## conv_1d
module conv_1d #(
    parameter DATA_WIDTH  = 8,
    parameter KERNEL_SIZE = 16
) (
    input logic clk,
    input logic arst_n,
    input  logic [DATA_WIDTH-1:0] signal_data,
    input  logic                  signal_vld,
    input  logic                  signal_last,
    output logic                  signal_rdy,
    input  logic [KERNEL_SIZE*DATA_WIDTH-1:0] kernel,
    output logic [DATA_WIDTH*2+$clog2(KERNEL_SIZE)-1:0] result_data,
    output logic                    result_vld,
    output logic                    result_last,
    input  logic                    result_rdy
);
Size in the first run: ~6600 cells after synthesis, roughly 410 flip-flops, roughly 160 I/O pins.
Settings: LEC_CHECK=0, ABC_AREA=1, CAP_MARGIN=10, CORE_MARGIN=2, CORE_UTILIZATION=72, CTS_CLUSTER_DIAMETER=256, CTS_CLUSTER_SIZE=34, GPL_ROUTABILITY_DRIVEN=0, GPL_TIMING_DRIVEN=1, HOLD_SLACK_MARGIN=0.24, MIN_ROUTING_LAYER=met1, PLACE_DENSITY=0.64, SLEW_MARGIN=20, TNS_END_PERCENT=80; clock period 3.54 ns.
run.sh (not shown) runs the stock make flow with config.mk's settings and CLKGATE_MAP_FILE=.
The baseline did not get past 5_1_grt (ODB-0269).
Then changed:
==> flow/config.mk (replaced) <==
export PLATFORM = sky130hd
export DESIGN_NAME = conv_1d
export DESIGN_NICKNAME = conv_1d
export VERILOG_FILES = /design/flow/design.v
export SDC_FILE = /design/flow/constraint.sdc
export NUM_CORES = 4
export LEC_CHECK = 0
export CAP_MARGIN = 15
export CORE_MARGIN = 2
export CORE_UTILIZATION = 72
export SETUP_SLACK_MARGIN = 0.67
export SLEW_MARGIN = 20
==> flow/constraint.sdc (replaced) <==
create_clock -name core_clock -period 5.17 [get_ports {clk}]
set_input_delay 1.0340 -clock core_clock [delete_from_list [all_inputs] [get_ports {clk}]]
set_output_delay 1.0340 -clock core_clock [all_outputs]
set_load 0.01 [all_outputs]
Now the flow produced a layout that fails on negative setup slack.
Area after synthesis decreases by about 4%.
Synthesized cell count shrinks by 21%.
Die area decreases by about 4%.
Then changed:
--- a/flow/config.mk
+++ b/flow/config.mk
@@ -7,6 +7,5 @@
 export LEC_CHECK = 0
-export CAP_MARGIN = 15
+export CAP_MARGIN = 20
 export CORE_MARGIN = 2
-export CORE_UTILIZATION = 72
-export SETUP_SLACK_MARGIN = 0.67
+export CORE_UTILIZATION = 70
 export SLEW_MARGIN = 20
The new run finished but failed the layout checks on negative setup slack. Final area went down by a few percent. Utilization went down by 4.5 points. Wire length went down by a few percent. Synthesized area does not change. Worst setup slack degrades by 35 ps. Worst hold slack got worse by 3.9 ps. Die area increases by a few percent. Fmax is lower slightly. Global-route usage goes down by 2.3 points. Sequential cell count is unchanged.

* * *

== build 48 ==
Starting RTL as in the previous note.
==> flow/config.mk <==
export PLATFORM = sky130hd
export DESIGN_NAME = conv_1d
export DESIGN_NICKNAME = conv_1d
export VERILOG_FILES = /design/flow/design.v
export SDC_FILE = /design/flow/constraint.sdc
export NUM_CORES = 4
export LEC_CHECK = 0
export ABC_AREA = 1
export CAP_MARGIN = 20
export CELL_PAD_IN_SITES_GLOBAL_PLACEMENT = 1
export CORE_MARGIN = 10
export CORE_UTILIZATION = 40
export HOLD_SLACK_MARGIN = -0.03
export PLACE_DENSITY_LB_ADDON = 0.16
export SETUP_SLACK_MARGIN = 0.53
export SLEW_MARGIN = 40
export TNS_END_PERCENT = 40
==> flow/constraint.sdc <==
create_clock -name core_clock -period 6.0 [get_ports {clk}]
set_input_delay 1.2000 -clock core_clock [delete_from_list [all_inputs] [get_ports {clk}]]
set_output_delay 1.2000 -clock core_clock [all_outputs]
set_load 0.01 [all_outputs]
Build 48 went all the way through the flow, and no timing, DRC or antenna check failed.
### build 48 -> build 90
- removing HOLD_SLACK_MARGIN (formerly -0.03)
- changing CORE_MARGIN from 10 to 2
- removing ABC_AREA (formerly 1)
- removing PLACE_DENSITY_LB_ADDON (formerly 0.16)
- changing CORE_UTILIZATION from 40 to 59
- changing SLEW_MARGIN from 40 to 20
- removing TNS_END_PERCENT (formerly 40)
- removing CELL_PAD_IN_SITES_GLOBAL_PLACEMENT (formerly 1)
- removing SETUP_SLACK_MARGIN (formerly 0.53)
- changing the clock period (ns, I/O delays scaled along) from 6.0 to 5.78
==> results <==
- Routed wirelength normalized by instance count grows by a little under 10% when moving from build 48 to build 90.
- Side by side, final period utilization turned out higher in build 90 than in build 48.
- Side by side, post-synth area from yosys stat turned out lower in build 90 than in build 48.
- Build 90 vs build 48, total instance count after detailed placement went down by about 20%.
- Setup slack after layout down 480 ps in build 90 wrt build 48
- Lower share of the final layout cell area in sequential cells among build 90 and build 48: build 48
- In terms of worst hold slack, build 90 and build 48 differ only marginally.
- Build 90 — fraction of synthesized area in multiplexers 3.0 points higher, build 48 as reference
diff inputs: build 90 => build 66
- swapping 59 for 40 in CORE_UTILIZATION
- putting ABC_AREA at 1 where nothing was set
- swapping 20 for 40 in SLEW_MARGIN
- swapping 5.78 for 6.0 in the clock period (ns, I/O delays scaled along)
Against build 90 as the reference, build 66 delivers a lower sequential share of layout area.
Comparing the two runs side by side, build 66 comes out ahead of build 90 on clock period minus worst slack.
Per the comparison of build 66 with build 90, half-perimeter wire length after detailed placement now larger, final instance area now larger.
Re cell count after placement: build 66 and build 90 aren't equal, and the higher value belongs to build 66.
--- input diff build 66..build 20 ---
- removing ABC_AREA (formerly 1)
- setting SETUP_SLACK_MARGIN to 0.81 for the first time
- changing SLEW_MARGIN from 40 to 20
- setting CTS_CLUSTER_SIZE to 15 for the first time
- changing CORE_UTILIZATION from 40 to 72
- changing the clock period (ns, I/O delays scaled along) from 6.0 to 5.61
==> results <==
- | final worst-path setup slack | build 20 vs build 66 | 550 ps lower |
- Of build 20 and build 66, build 20 shows the higher multi-input logic portion of the cell area, with build 66 below it.
- As of build 20, final cell count had fallen by more than 10% compared to build 66.
- Looking at multiplexer share of the synthesized area, build 20 sits 3.0 points above build 66.
- Build 20 vs build 66 — fmax dropped by a few percent

* * *

== run 1 ==
The RTL this note starts from:
==> flow/design.v <==
module conv_1d #(
    parameter DATA_WIDTH  = 8,
    parameter KERNEL_SIZE = 16
) (
    input logic clk,
    input logic arst_n,
    input  logic [DATA_WIDTH-1:0] signal_data,
    input  logic                  signal_vld,
    input  logic                  signal_last,
    output logic                  signal_rdy,
    input  logic [KERNEL_SIZE*DATA_WIDTH-1:0] kernel,
    output logic [DATA_WIDTH*2+$clog2(KERNEL_SIZE)-1:0] result_data,
    output logic                    result_vld,
    output logic                    result_last,
    input  logic                    result_rdy
);
  localparam PRODUCT_WIDTH = (DATA_WIDTH * 2);
  localparam RESULT_WIDTH  = PRODUCT_WIDTH + $clog2(KERNEL_SIZE);
  logic [KERNEL_SIZE-1:0][DATA_WIDTH-1:0] signal_buf;
  logic shift_vld;
  logic shift_last;
  always_ff @(posedge clk or negedge arst_n) begin
    if (!arst_n) begin
      signal_buf <= '0;
      shift_vld <= 1'b0;
      shift_last <= 1'b0;
    end else begin 
      if (signal_vld) begin  
        signal_buf <= {signal_data, signal_buf[KERNEL_SIZE-1:1]}; 
      end
      shift_vld <= signal_vld;
      shift_last <= signal_vld & signal_last;
    end
  end
  logic [KERNEL_SIZE-1:0][PRODUCT_WIDTH-1:0] products;
  always_comb begin
    for (int i = 0; i < KERNEL_SIZE; i++) begin
      products[i] = kernel[i*DATA_WIDTH +: DATA_WIDTH] * signal_buf[i];
    end
  end
  logic [KERNEL_SIZE-1:0][PRODUCT_WIDTH-1:0] products_buf;
  logic products_vld;
  logic products_last;
  always_ff @(posedge clk or negedge arst_n) begin
    if (!arst_n) begin
      products_buf <= '0;
      products_vld <= 1'b0;
      products_last <= 1'b0;
    end else begin
      products_buf <= products;
      products_vld <= shift_vld;
      products_last <= shift_last;
    end
  end
  logic [RESULT_WIDTH-1:0] sum;
  always_comb begin
    sum = 0;
    for (int i = 0; i < KERNEL_SIZE; i++) begin
      sum += products_buf[i];
    end
  end
  logic [RESULT_WIDTH-1:0] sum_buf;
  logic sum_vld;
  logic sum_last;
  always_ff @(posedge clk or negedge arst_n) begin
    if (!arst_n) begin
      sum_buf <= '0;
      sum_vld <= 1'b0;
      sum_last <= 1'b0;
    end else begin
      sum_buf <= sum;
      sum_vld <= products_vld;
      sum_last <= products_last;
    end
  end
  assign result_data = sum_buf;
  assign result_vld  = sum_vld;
  assign result_last = sum_last;
  assign signal_rdy  = 1'b1;
endmodule
export LEC_CHECK = 0
export CAP_MARGIN = 5
export CELL_PAD_IN_SITES_DETAIL_PLACEMENT = 0
export CELL_PAD_IN_SITES_GLOBAL_PLACEMENT = 2
export CORE_MARGIN = 2
export CORE_UTILIZATION = 28
export GPL_ROUTABILITY_DRIVEN = 0
export MIN_ROUTING_LAYER = met2
export PLACE_DENSITY_LB_ADDON = 0.03
export SLEW_MARGIN = 20
create_clock -name core_clock -period 7.49 [get_ports {clk}]
Input changes introduced in run 2 (baseline for comparison: run 1):
==> flow/config.mk <==
export PLATFORM = sky130hd
export DESIGN_NAME = conv_1d
export DESIGN_NICKNAME = conv_1d
export VERILOG_FILES = /design/flow/design.v
export SDC_FILE = /design/flow/constraint.sdc
export NUM_CORES = 4
export LEC_CHECK = 0
export CAP_MARGIN = 20
export CORE_MARGIN = 2
export CORE_UTILIZATION = 70
export SLEW_MARGIN = 20
==> flow/constraint.sdc <==
create_clock -name core_clock -period 5.26 [get_ports {clk}]
set_input_delay 1.0520 -clock core_clock [delete_from_list [all_inputs] [get_ports {clk}]]
set_output_delay 1.0520 -clock core_clock [all_outputs]
set_load 0.01 [all_outputs]
## What came out
Run 2 -> stages 100% | layout checks FAIL | setup timing
Run 1 → run 2: data required time at the worst endpoint saw a decrease; met1 layer usage reported by global route saw an increase; utilization after layout saw an increase.
Run 2 vs run 1: largest net degree at the start of global routing down by a few percent
Run 2 vs run 1: layout clock buffer count down by more than a quarter
Delta (run 2 minus run 1): worst stage delay on the critical path fell by 0.03 ns; design area barely changed.
Input-level comparison between run 3 and run 2:
--- a/flow/config.mk
+++ b/flow/config.mk
@@ -10 +10 @@
-export CORE_UTILIZATION = 70
+export CORE_UTILIZATION = 50
@@ -11,0 +12 @@
+export TNS_END_PERCENT = 5
==> flow/constraint.sdc <==
create_clock -name core_clock -period 3.25 [get_ports {clk}]
set_input_delay 0.6500 -clock core_clock [delete_from_list [all_inputs] [get_ports {clk}]]
set_output_delay 0.6500 -clock core_clock [all_outputs]
set_load 0.01 [all_outputs]
### Flow results
Wire length of the first global-routing pass: run 3 and run 2 compared, lower one is run 2
On die boundary height, the higher figure sits with run 3, not run 2.
Summary of run 3 over run 2: peak clock frequency supported by timing saw an increase, placer congestion estimate saw a decrease.
Run 3 vs run 2, die span in x went up by about 18%.
Against run 2, run 3 comes in 4.3% higher on via count.
Run 2 ran in full, but the layout does not pass; the checks complain about setup timing.
Run 3: all stages done; final checks FAILED (setup timing).
Inputs modified between run 3 and run 4:
--- a/flow/config.mk
+++ b/flow/config.mk
@@ -10 +10,3 @@
-export CORE_UTILIZATION = 50
+export CORE_UTILIZATION = 72
+export PLACE_DENSITY = 0.92
+export SETUP_SLACK_MARGIN = -0.02
@@ -12 +13,0 @@
-export TNS_END_PERCENT = 5
==> flow/constraint.sdc <==
create_clock -name core_clock -period 5.62 [get_ports {clk}]
set_input_delay 1.1240 -clock core_clock [delete_from_list [all_inputs] [get_ports {clk}]]
set_output_delay 1.1240 -clock core_clock [all_outputs]
set_load 0.01 [all_outputs]
In run 4 relative to run 3, HPWL after detailed placement had gone down by a few percent.
Die area: run 4 better than run 3
Lower number of cells after detailed placement was reported by run 4, not run 3.
Relative to run 3, the final area measured on run 4 has decreased by more than 10%.
Delta (run 4 minus run 3): post-synth tally of flip-flops with integrated enable roughly the same, max-slew headroom at the worst pin lower, area growth from synthesis to layout lower.
Although run 4 finished all stages, its layout failed final checks on setup timing.
Edits applied to the flow inputs when going from run 4 to run 5:
--- a/flow/config.mk
+++ b/flow/config.mk
@@ -10,3 +10,2 @@
-export CORE_UTILIZATION = 72
-export PLACE_DENSITY = 0.92
-export SETUP_SLACK_MARGIN = -0.02
+export CORE_UTILIZATION = 56
+export SETUP_SLACK_MARGIN = 0.97
==> flow/constraint.sdc <==
create_clock -name core_clock -period 4.05 [get_ports {clk}]
set_input_delay 0.8100 -clock core_clock [delete_from_list [all_inputs] [get_ports {clk}]]
set_output_delay 0.8100 -clock core_clock [all_outputs]
set_load 0.01 [all_outputs]
[summary]
- Cmp run 5 and run 4 / routed length per placed instance / higher: run 4
- | run 5 | all stages done | FAIL | setup timing |
- Run 5 ended up with more standard cells than run 4.
- Compared with run 4, run 5 shows post-layout worst setup margin lower by 0.15 ns.
- Compared with run 4, in run 5 placed instance area went up about 13%; data-path buffer share of cell area in the final layout went up 10 points; actual transition at the worst max-transition pin went down 0.23 ns.
- When run 5 is measured against run 4, its length of routed met2 wiring turns out 8.5% lower.
